==> run a <==
// median
module median
#(
    parameter MEM_DATA_WIDTH = 32,
    parameter LUT_ADDR_WIDTH = 10,  
    parameter MEM_ADDR_WIDTH = 10,  
    parameter PIXEL_DATA_WIDTH = 8,
    parameter IMG_WIDTH  = 320,
    parameter IMG_HEIGHT = 320
)(
    input clk,  
    input rst_n,  
    input [31:0] word0,
    input [31:0] word1,
    input [31:0] word2,
    output [PIXEL_DATA_WIDTH-1:0] pixel1,
    output [PIXEL_DATA_WIDTH-1:0] pixel2,
    output [PIXEL_DATA_WIDTH-1:0] pixel3,
    output [PIXEL_DATA_WIDTH-1:0] pixel4,
    output [LUT_ADDR_WIDTH-1:0] raddr_a,
    output [LUT_ADDR_WIDTH-1:0] raddr_b,
    output [LUT_ADDR_WIDTH-1:0] raddr_c,
    output [MEM_ADDR_WIDTH-1:0] waddr
);
export LEC_CHECK = 0
export ABC_AREA = 1
export CAP_MARGIN = 20
export CORE_MARGIN = 2
export CORE_UTILIZATION = 71
export CTS_CLUSTER_DIAMETER = 89
export CTS_CLUSTER_SIZE = 74
export GPL_ROUTABILITY_DRIVEN = 0
export GPL_TIMING_DRIVEN = 1
export HOLD_SLACK_MARGIN = -0.02
export MAX_ROUTING_LAYER = met4
export SETUP_SLACK_MARGIN = 5.0
export SLEW_MARGIN = 20
create_clock -name core_clock -period 21.8 [get_ports {clk}]
run.sh (not shown) runs the stock make flow with config.mk's settings and CLKGATE_MAP_FILE=.
==> run b (differences from run a) <==
- CAP_MARGIN: 20 -> 15
- CELL_PAD_IN_SITES_GLOBAL_PLACEMENT: unset -> 1
- CORE_UTILIZATION: 71 -> 40
- CTS_CLUSTER_DIAMETER: 89 -> 181
- CTS_CLUSTER_SIZE: 74 -> unset
- GPL_ROUTABILITY_DRIVEN: 0 -> unset
- GPL_TIMING_DRIVEN: 1 -> unset
- HOLD_SLACK_MARGIN: -0.02 -> unset
- MIN_ROUTING_LAYER: unset -> met1
==> flow/constraint.sdc (replaced) <==
create_clock -name core_clock -period 30.0 [get_ports {clk}]
set_input_delay 6.0000 -clock core_clock [delete_from_list [all_inputs] [get_ports {clk}]]
set_output_delay 6.0000 -clock core_clock [all_outputs]
set_load 0.01 [all_outputs]
==> run c (differences from run a) <==
- CORE_UTILIZATION: 71 -> 72
- CTS_CLUSTER_DIAMETER: 89 -> 400
- CTS_CLUSTER_SIZE: 74 -> 93
- GPL_ROUTABILITY_DRIVEN: 0 -> unset
- GPL_TIMING_DRIVEN: 1 -> unset
- HOLD_SLACK_MARGIN: -0.02 -> unset
- MAX_ROUTING_LAYER: met4 -> unset
- SETUP_SLACK_MARGIN: 5.0 -> unset
==> flow/constraint.sdc (replaced) <==
create_clock -name core_clock -period 12.4 [get_ports {clk}]
set_input_delay 2.4800 -clock core_clock [delete_from_list [all_inputs] [get_ports {clk}]]
set_output_delay 2.4800 -clock core_clock [all_outputs]
set_load 0.01 [all_outputs]
==> flow_summary.toml <==
# physical design summary
[status]
status = "stopped before the end"
stop_stage = "3_5_place_dp"
firstError = "[ERROR DPL-0038] Utilization greater than 100%, impossible to legalize"

[floorplan]
die_h_um = 180
die_w_um = 180
io_pins = 170
rows = 64
fp_util_pct = 73.1
chip_area_um2 = 32400
core_um2 = 30500

[place]
io_buffer_count = 169

[synth]
ys_area_um2 = 22300
syn-num-nets = 4084
ys_types = 59
synthMuxAreaShare_pct = 0
syn_area_um2 = 22300
simple_gate_area_share_pct = 30.0
synth_flops = 125
the above is filed under run c

==> flow_summary.toml <==
# physical design summary
[synth]
syn_area_um2 = 22300
simple_gate_area_share_pct = 30.0
synth_flops = 125
synthMuxAreaShare_pct = 0
ys_area_um2 = 22300
ys_types = 59
syn-num-nets = 4084
ys_cells = 3554

[floorplan]
die_h_um = 181
chip_area_um2 = 32800
die_w_um = 181
io_pins = 170
rows = 64
fp_util_pct = 72.5

[status]
stop_stage = "5_1_grt"
firstError = "[ERROR GRT-0116] Global routing finished with congestion. Check the congestion regions in the DRC Viewer."
status = "stopped before the end"

[place]
io_buffer_count = 169
the above is filed under run a

==> flow_summary.toml <==
# flow metrics
[status]
status = "complete, no violations"

[timing]
fin_skew_ps = 18.5

[floorplan]
rows = 86
chip_area_um2 = 57600
die_h_um = 240
core_um2 = 55100
fp_util_pct = 40.5
io_pins = 170

[synth]
syn-num-nets = 4084
edf_count = 0
synthMuxAreaShare_pct = 0
ys_types = 59
synth_flops = 125
syn_area_um2 = 22300
simple_gate_area_share_pct = 30.0
ys_area_um2 = 22300

[place]
io_buffer_count = 169

[final_layout]
n_all_buffers = 236

[power]
the above is filed under run b

